==> flow/design.v (excerpt) <==
module Cfu (
  input               cmd_valid,
  output              cmd_ready,
  input      [9:0]    cmd_payload_function_id,
  input      [31:0]   cmd_payload_inputs_0,
  input      [31:0]   cmd_payload_inputs_1,
  output reg          rsp_valid,
  input               rsp_ready,
  output reg [31:0]   rsp_payload_outputs_0,
  input               reset,
  input               clk
);
make LEC_CHECK=0 ABC_AREA=1 CAP_MARGIN=20 CORE_ASPECT_RATIO=0.5 CORE_MARGIN=2 CORE_UTILIZATION=68 CTS_CLUSTER_DIAMETER=182 CTS_CLUSTER_SIZE=99 GPL_ROUTABILITY_DRIVEN=0 MAX_ROUTING_LAYER=met4 PLACE_DENSITY_LB_ADDON=0.3 SETUP_SLACK_MARGIN=-1.25 SLEW_MARGIN=20 TNS_END_PERCENT=35 finish   # period 13.5 ns
run.sh (not shown) runs the stock make flow with config.mk's settings and CLKGATE_MAP_FILE=.
==> next run, changes <==
- ABC_AREA: 1 -> not set
- CORE_ASPECT_RATIO: 0.5 -> not set
- CORE_UTILIZATION: 68 -> 40
- CTS_CLUSTER_DIAMETER: 182 -> not set
- CTS_CLUSTER_SIZE: 99 -> not set
- GPL_ROUTABILITY_DRIVEN: 0 -> not set
- MAX_ROUTING_LAYER: met4 -> not set
- PLACE_DENSITY_LB_ADDON: 0.3 -> not set
- SETUP_SLACK_MARGIN: -1.25 -> 2.05
- TNS_END_PERCENT: 35 -> not set
Effect: The changed run passed the timing, DRC and antenna checks; setup slack is better by 0.084 ns; maximum frequency rose by 0.64%; first-iteration DRC count fell by 44%.
==> next run, changes <==
- CORE_ASPECT_RATIO: not set -> 1.77
- CORE_UTILIZATION: 40 -> 69
- CTS_CLUSTER_DIAMETER: not set -> 108
- CTS_CLUSTER_SIZE: not set -> 15
- MAX_ROUTING_LAYER: not set -> met4
- SETUP_SLACK_MARGIN: 2.05 -> -1.25
- TNS_END_PERCENT: not set -> 5
=> Now the flow reached the layout checks and failed them: negative setup slack. Design area fell by a little under a tenth. Core utilization goes up by 31 points. Sequential share of layout area rises by 0.84 points. Worst setup slack gets worse by 1.3 ns. Worst hold slack gets worse by 0.0042 ns. Area after synthesis is unchanged. Count of clock-buffer cells in the layout came out higher by 1. Fmax shrinks by a little under a tenth.

========
## v34
The RTL this note starts from:
==> flow/design.v <==
module PE (
	in_a,
	in_b,
	out_c
);
input	[15:0] in_a;  
input	[15:0] in_b;  
output	[9:0] out_c;
wire    [7:0] psum_l0[3:0];  
wire    [8:0] psum_l1[1:0];
assign psum_l0[0] = in_a[ 3: 0] * in_b[ 3: 0];   
assign psum_l0[1] = in_a[ 7: 4] * in_b[ 7: 4];
assign psum_l0[2] = in_a[11: 8] * in_b[11: 8];
assign psum_l0[3] = in_a[15:12] * in_b[15:12];
assign psum_l1[0] = psum_l0[0] + psum_l0[1];     
assign psum_l1[1] = psum_l0[2] + psum_l0[3];
assign out_c = psum_l1[0] + psum_l1[1];          
endmodule
module Bitblade (
	mode,
	in_a,
	in_b,
    out_c
);
input	mode;
input   [63:0] in_a;
input   [63:0] in_b;
output  [17:0] out_c;
wire    [15:0] pe_in_a[3:0];
wire    [15:0] pe_in_b[3:0];
wire    [ 9:0] pe_out_c[3:0];
wire	[31:0] aw, ax, ay, az;
wire	[31:0] bw, bx, by, bz;
assign aw = {in_a[60+4-1:60], in_a[52+4-1:52], in_a[44+4-1:44], in_a[36+4-1:36]};
assign ax = {in_a[56+4-1:56], in_a[48+4-1:48], in_a[40+4-1:40], in_a[32+4-1:32]};
assign ay = {in_a[28+4-1:28], in_a[20+4-1:20], in_a[12+4-1:12], in_a[ 4+4-1: 4]};
assign az = {in_a[24+4-1:24], in_a[16+4-1:16], in_a[ 8+4-1: 8], in_a[ 0+4-1: 0]};
assign bw = {in_b[60+4-1:60], in_b[52+4-1:52], in_b[44+4-1:44], in_b[36+4-1:36]};
assign bx = {in_b[56+4-1:56], in_b[48+4-1:48], in_b[40+4-1:40], in_b[32+4-1:32]};
assign by = {in_b[28+4-1:28], in_b[20+4-1:20], in_b[12+4-1:12], in_b[ 4+4-1: 4]};
assign bz = {in_b[24+4-1:24], in_b[16+4-1:16], in_b[ 8+4-1: 8], in_b[ 0+4-1: 0]};
assign pe_in_a[0] = (mode) ? aw : ay;
assign pe_in_a[1] = (mode) ? ax : az;
assign pe_in_a[2] = ay;
assign pe_in_a[3] = az;
assign pe_in_b[0] = (mode) ? bw : by;
assign pe_in_b[1] = (mode) ? bx : by;
assign pe_in_b[2] = (mode) ? by : bz;
assign pe_in_b[3] = bz;
PE pe0( .in_a(pe_in_a[0]), .in_b(pe_in_b[0]), .out_c(pe_out_c[0]));
PE pe1( .in_a(pe_in_a[1]), .in_b(pe_in_b[1]), .out_c(pe_out_c[1]));
PE pe2( .in_a(pe_in_a[2]), .in_b(pe_in_b[2]), .out_c(pe_out_c[2]));
PE pe3( .in_a(pe_in_a[3]), .in_b(pe_in_b[3]), .out_c(pe_out_c[3]));
assign out_c = (pe_out_c[0] << (mode ? 0 : 8)) + (pe_out_c[1] << (mode ? 0 : 4)) + (pe_out_c[2] << (mode ? 0 : 4)) + (pe_out_c[3] << (mode ? 0 : 0));
endmodule
module Cfu (
  input               cmd_valid,
  output              cmd_ready,
  input      [9:0]    cmd_payload_function_id,
  input      [31:0]   cmd_payload_inputs_0,
  input      [31:0]   cmd_payload_inputs_1,
  output reg          rsp_valid,
  input               rsp_ready,
  output reg [31:0]   rsp_payload_outputs_0,
  input               reset,
  input               clk
);
wire  [2:0] opcode;
wire  is_setting_mode, is_resetting_acc, is_accumlating, is_loading_upper;
reg         mode;  
reg   [31:0] upper_bitblade_in_a;
reg   [31:0] upper_bitblade_in_b;
wire  [63:0] bitblade_in_a;
wire  [63:0] bitblade_in_b;
wire  [31:0] bitblade_out_c;
assign opcode = cmd_payload_function_id[2:0];
assign is_setting_mode =  (cmd_valid) && (opcode == 0);
assign is_resetting_acc = (cmd_valid) && (opcode == 1);
assign is_loading_upper = (cmd_valid) && (opcode == 2);
assign is_accumlating =   (cmd_valid) && (opcode == 3);
always @(posedge clk) begin
  if (reset)
    mode <= 0;  
  else if (is_setting_mode)
    mode <= cmd_payload_function_id[3];
end
assign cmd_ready = ~rsp_valid;
always @(posedge clk) begin
  if (reset)          rsp_valid <= 1'b0;
  else if (rsp_valid) rsp_valid <= ~rsp_ready;   
  else if (cmd_valid) rsp_valid <= 1'b1;         
end
always @(posedge clk) begin
  if (reset)
    rsp_payload_outputs_0 <= 32'b0;
  else if (is_resetting_acc)
    rsp_payload_outputs_0 <= 32'b0;
  else if (is_accumlating)
    rsp_payload_outputs_0 <= rsp_payload_outputs_0 + bitblade_out_c;
end
always @(posedge clk) begin
  if (reset)                  upper_bitblade_in_a <= 0;
  else if (is_loading_upper)  upper_bitblade_in_a <= cmd_payload_inputs_0;
end
always @(posedge clk) begin
  if (reset)                  upper_bitblade_in_b <= 0;
  else if (is_loading_upper)  upper_bitblade_in_b <= cmd_payload_inputs_1;
end
assign bitblade_in_a = {upper_bitblade_in_a, cmd_payload_inputs_0};
assign bitblade_in_b = {upper_bitblade_in_b, cmd_payload_inputs_1};
Bitblade bitblade(
  .mode(mode),
  .in_a(bitblade_in_a),
  .in_b(bitblade_in_b),
  .out_c(bitblade_out_c)
);
endmodule
clock: 12.1 ns
lec_check: 0
cap_margin: 20
core_margin: 2
core_utilization: 65
cts_cluster_size: 45
gpl_routability_driven: 1
max_routing_layer: met5
min_routing_layer: met1
place_density_lb_addon: 0.25
setup_slack_margin: -0.16
slew_margin: 40
Finished, but not clean: v34, with negative setup slack.
#### Input delta (v30 over v34)
Settings: clearing SETUP_SLACK_MARGIN, which used to be -0.16; clearing GPL_ROUTABILITY_DRIVEN, which used to be 1; clearing MIN_ROUTING_LAYER, which used to be met1; clearing PLACE_DENSITY_LB_ADDON, which used to be 0.25; swapping 40 for 20 in SLEW_MARGIN; clearing CTS_CLUSTER_SIZE, which used to be 45; swapping 65 for 72 in CORE_UTILIZATION; putting PLACE_DENSITY at 0.64 where nothing was set; clearing MAX_ROUTING_LAYER, which used to be met5; swapping 12.1 for 11.1 in the clock period (ns, I/O delays scaled along).
[summary]
No final results exist for v30, since it was stopped by error GRT-0116 during global routing (5_1_grt). Maximum root-to-sink buffer count essentially unchanged between v34 and v30. Summary: with v34 as the reference, count of standard-cell rows in v30 moved down by a few percent. For the buffer count from post-CTS setup fixing, v30 came in 32 higher than v34 did. v30 ends up with a number of resized instances in the post-cts repair step that is 59 higher than in v34. Taking v34 over v30, the detailed-placement wirelength estimate ratio works out to 0.859. Compared with v34, v30 shows global placer's final weighted congestion higher by about 1%.
#### Input delta (v6 over v30)
Settings: CORE_UTILIZATION: 72 -> 51; PLACE_DENSITY: 0.64 -> unset; the clock period (ns, I/O delays scaled along): 11.1 -> 13.5.
[summary]
v6 reached the end of the flow, and the finished layout is clean on the timing, DRC and antenna checks.
Taking v30 as the reference, in v6 post-placement cell area went down 2.7%; die size went up 40%; register bit total from synthesis held.
The following lists how v44 was set up differently from v6:
Settings: PLACE_DENSITY_LB_ADDON newly set to 0.06; SETUP_SLACK_MARGIN newly set to -0.98; CTS_CLUSTER_DIAMETER newly set to 396; CORE_UTILIZATION changed from 51 to 40.
Results
v44 -> stages 100% | layout checks FAIL | negative setup slack
Final cell count, v6 and v44: smaller value in v6
Against v6, non-clock buffer count in v44 fell by more than 10%.
The combinational gate area number comes out lower for v44 vs v6.
[v44] final critical-path required period rose 0.69 ns relative to v6
v44 vs. v6: setup slack dropped 0.69 ns, tap cell count climbed 129.

========
== v51 ==
// Cfu: RTL as listed in full above, without the edits since
Settings: LEC_CHECK=0, ABC_AREA=1, CAP_MARGIN=20, CORE_ASPECT_RATIO=1.4, CORE_MARGIN=2, CORE_UTILIZATION=68, CTS_CLUSTER_DIAMETER=288, CTS_CLUSTER_SIZE=99, PLACE_DENSITY=0.37, SETUP_SLACK_MARGIN=-0.39, SLEW_MARGIN=20, TNS_END_PERCENT=10; clock period 7.47 ns.
In the summary table, v51 is marked failed, with error GRT-0232 raised in global routing.
Relative to v51, the following input files were edited for v28:
- SETUP_SLACK_MARGIN removed (was -0.39)
- PLACE_DENSITY removed (was 0.37)
- CORE_ASPECT_RATIO removed (was 1.4)
- TNS_END_PERCENT removed (was 10)
- CTS_CLUSTER_SIZE removed (was 99)
- PLACE_DENSITY_LB_ADDON newly set to 0.24
- ABC_AREA removed (was 1)
- CTS_CLUSTER_DIAMETER removed (was 288)
- CORE_UTILIZATION changed from 68 to 72
- the clock period (ns, I/O delays scaled along) changed from 7.47 to 12.7
==> comparison <==
Across v28 and v51, no clean finish was achieved. v51: it failed during global routing, and the tool reported GRT-0232. Stage in which a tool error killed v28: global routing. Lower placed cell area goes to v28 over v51. Simple logic cell fraction of the synthesized area came out lower on v28 than on v51. In the metrics for v28 and v51, the one carrying the lower share of synthesized area spent on multiplexers is v51. Looking at post-synthesis instance total, v28 sits about 22% lower than v51 does. When v28 is measured against v51, its placer's final routability congestion estimate turns out about 0.6% lower. Initial cell density of the core came out higher on v28 than on v51.
The inputs of v40 differ from those of v28 as listed below.
- setting SETUP_SLACK_MARGIN to -0.16 for the first time
- setting MIN_ROUTING_LAYER to met1 for the first time
- setting TNS_END_PERCENT to 5 for the first time
- changing SLEW_MARGIN from 20 to 40
- changing PLACE_DENSITY_LB_ADDON from 0.24 to 0.25
- setting MAX_ROUTING_LAYER to met5 for the first time
- changing CORE_UTILIZATION from 72 to 71
- setting CTS_CLUSTER_SIZE to 45 for the first time
- setting GPL_ROUTABILITY_DRIVEN to 1 for the first time
Status v40: flow complete, layout not clean - negative setup slack
From v40 to v28, cell area after synthesis did not move at all.
v40 vs v28: total setup buffers inserted after CTS down in v40
NOTE post-place instance area v28->v40 decreased slightly
On total placed cells including tap cells, v40 tracks v28 almost exactly.
Chip area: v40 worse than v28
Relative to v28, total of cells resized after clock tree synthesis decreased by 186 in v40.
Between v28 and v40, the floorplan utilization is higher for v28.
Total core area on v40 is behind v28.
Per the comparison of v40 with v28, post-DP HPWL went down 3.0%, area of the synthesized netlist per yosys stat held, y dimension of the die went up about 0.7%.
